## mips
module mips (
        input  wire        clk,
        input  wire        rst,
        input  wire [4:0]  ra3,
        input  wire [31:0] instr,
        input  wire [31:0] rd_dm,
        output wire        we_dm,
        output wire [31:0] pc_current,
        output wire [31:0] alu_out,
        output wire [31:0] wd_dm,
        output wire [31:0] rd3,
        output wire [31:0] wd_rf,
        output wire [4:0] rf_wa
    );
    wire       jal;
    wire       branch;
    wire       jump;
    wire       reg_jump;
    wire       reg_dst;
    wire       we_reg;
    wire       alu_src;
    wire       dm2reg;
    wire       we_hilo;
    wire       hilo_sel;
    wire       alu_out_sel;
    wire       shift_mux_sel;
    wire [2:0] alu_ctrl;
    datapath dp (
            .clk            (clk),
            .rst            (rst),
            .jal            (jal),
            .branch         (branch),
            .jump           (jump),
            .reg_jump       (reg_jump),
            .reg_dst        (reg_dst),
            .we_reg         (we_reg),
            .alu_src        (alu_src),
            .dm2reg         (dm2reg),
            .hilo_sel       (hilo_sel),
            .alu_out_sel    (alu_out_sel),
            .we_hilo        (we_hilo),
            .shift_mux_sel  (shift_mux_sel),
            .alu_ctrl       (alu_ctrl),
            .ra3            (ra3),
            .instr          (instr),
            .rd_dm          (rd_dm),
            .pc_current     (pc_current),
            .alu_mux_out    (alu_out),
            .wd_dm          (wd_dm),
            .rd3            (rd3),
            .wd_rf          (wd_rf),
            .rf_wa          (rf_wa)
        );
    controlunit cu (
            .opcode         (instr[31:26]),
            .funct          (instr[5:0]),
            .jal            (jal),
            .branch         (branch),
            .jump           (jump),
  ...
Settings: LEC_CHECK=0, ABC_AREA=1, CAP_MARGIN=20, CORE_MARGIN=2, CORE_UTILIZATION=72, CTS_CLUSTER_DIAMETER=366, CTS_CLUSTER_SIZE=10, PLACE_DENSITY=0.6, SETUP_SLACK_MARGIN=1.32, SLEW_MARGIN=20; clock period 4.48 ns.
run.sh (not shown) runs the stock make flow with config.mk's settings and CLKGATE_MAP_FILE=.
The baseline never finished: it broke off in global routing with GRT-0116.
Rerun with:
Settings changed: ABC_AREA 1 to unset, CORE_UTILIZATION 72 to 55, CTS_CLUSTER_DIAMETER 366 to unset, CTS_CLUSTER_SIZE 10 to unset, PLACE_DENSITY 0.6 to 0.43, SETUP_SLACK_MARGIN 1.32 to 1.0.
Clock period 4.48 ns to 18.5 ns, I/O delays scaled along.
With this change the flow finished clean; synthesized cell count drops by 38%; synthesized area drops by 4.9%; die size climbs by 24%.
Rerun with:
Settings changed: CORE_UTILIZATION 55 to 68, CTS_CLUSTER_DIAMETER set to 40, PLACE_DENSITY 0.43 to 0.6, SETUP_SLACK_MARGIN 1.0 to 4.75.
Clock period 18.5 ns to 16.2 ns, I/O delays scaled along.
Effect: Now the flow failed in global routing. Die size went down by 19%. Synthesized cell count does not change. Synthesized area stays the same.
Rerun with:
Settings changed: CORE_UTILIZATION 68 to 40, CTS_CLUSTER_DIAMETER 40 to unset, SETUP_SLACK_MARGIN 4.75 to 1.0.
Clock period 16.2 ns to 19.0 ns, I/O delays scaled along.
Outcome: Now the flow finished clean; area after synthesis stays the same; die size came out higher by about 70%; synthesized cell count does not change.
Rerun with:
Settings changed: CORE_UTILIZATION 40 to 68, CTS_CLUSTER_DIAMETER set to 351, CTS_CLUSTER_SIZE set to 95, TNS_END_PERCENT set to 10.
Clock period 19.0 ns to 11.6 ns, I/O delays scaled along.
What happened: The changed run died in global routing (GRT-0116); synthesized cell count stays the same; die area goes down by 41%; area after synthesis does not change.
Rerun with:
Settings changed: CORE_UTILIZATION 68 to 58, CTS_CLUSTER_DIAMETER 351 to unset, CTS_CLUSTER_SIZE 95 to unset, SETUP_SLACK_MARGIN 1.0 to -0.96, TNS_END_PERCENT 10 to unset.
Clock period 11.6 ns to 16.2 ns, I/O delays scaled along.
After rerunning: This time the run completed and failed the layout checks on negative setup slack; synthesized area stays the same; die area came out higher by 17%; synthesized cell count stays the same.

Setup of build 83:
Starting RTL as in the previous note.
make LEC_CHECK=0 CAP_MARGIN=20 CELL_PAD_IN_SITES_GLOBAL_PLACEMENT=1 CORE_ASPECT_RATIO=1.12 CORE_MARGIN=2 CORE_UTILIZATION=58 GPL_TIMING_DRIVEN=1 MAX_ROUTING_LAYER=met4 PLACE_DENSITY=0.6 SETUP_SLACK_MARGIN=2.58 SLEW_MARGIN=25 TNS_END_PERCENT=5 finish   # period 10.6 ns
No final results exist for build 83, since it was stopped by error ODB-0269 during 5_1_grt.
Inputs modified between build 83 and build 8:
Settings: PLACE_DENSITY now 0.62, was 0.6; CORE_UTILIZATION now 69, was 58; CELL_PAD_IN_SITES_GLOBAL_PLACEMENT now 0, was 1; the clock period (ns, I/O delays scaled along) now 17.6, was 10.6.
==> results <==
Build 8 never completed, since it errored out during 5_1_grt. Going from build 83 to build 8, synthesized cell count level, area fraction in full adders, half adders and majority gates level, standard cell core area moved down, synthesized chip area reported by yosys level. For the number of placed cells counting well taps, build 8 came in 1409 lower than build 83 did. NOTE: number of buffers added for setup after CTS in build 8 falls short of that of build 83. Die span in y sits lower in build 8 than in build 83. Area of the die, build 83 and build 8: larger value in build 83. Worst setup slack after placement was lower in the run labelled build 83. Re post-synthesis sequential area ratio: no difference whatsoever between build 83 and build 8.
diff inputs: build 8 => build 53
Settings: SETUP_SLACK_MARGIN now 1.0, was 2.58; CELL_PAD_IN_SITES_GLOBAL_PLACEMENT no longer set, was 0; PLACE_DENSITY now 0.6, was 0.62; GPL_TIMING_DRIVEN no longer set, was 1; MAX_ROUTING_LAYER no longer set, was met4; SLEW_MARGIN now 20, was 25; CORE_UTILIZATION now 40, was 69; TNS_END_PERCENT no longer set, was 5; CORE_ASPECT_RATIO no longer set, was 1.12; the clock period (ns, I/O delays scaled along) now 20.0, was 17.6.
### Flow results
Having completed the whole flow, build 53 delivered a layout that passed the timing, DRC and antenna checks.
Side by side, starting utilization of the core area turned out lower in build 53 than in build 8.
Changes observed in build 53 relative to build 8: floorplan die height saw an increase; area fraction in and, or, nand and nor cells saw little to no change; full die area saw an increase; number of flops mapped to enable cells by yosys saw little to no change.
Re post-synthesis async set-or-reset flop share: no difference whatsoever between build 8 and build 53.
Taking build 8 as the reference, in build 53 number of gates resized after CTS went down 84%, number of buffers inserted to repair setup after CTS went down 81.
Input-level comparison between build 13 and build 53:
Settings: putting CTS_CLUSTER_SIZE at 41 where nothing was set; swapping 40 for 68 in CORE_UTILIZATION; putting HOLD_SLACK_MARGIN at 0.3 where nothing was set; swapping 1.0 for -0.96 in SETUP_SLACK_MARGIN; swapping 20.0 for 16.2 in the clock period (ns, I/O delays scaled along).
==> results <==
Per the final summary, build 53 finished and its layout is clean on timing, DRC and antenna.
Build 13 did not finish; a tool error ended it in 5_1_grt.
Delta (build 13 minus build 53): HPWL after detailed placement rose 7.0%, cell area after placement rose by about 1.2%.
As far as total clock sinks goes, build 53 and build 13 are indistinguishable; the numbers are identical.
On adder-cell share of the synthesized area, build 13 and build 53 are neck and neck.
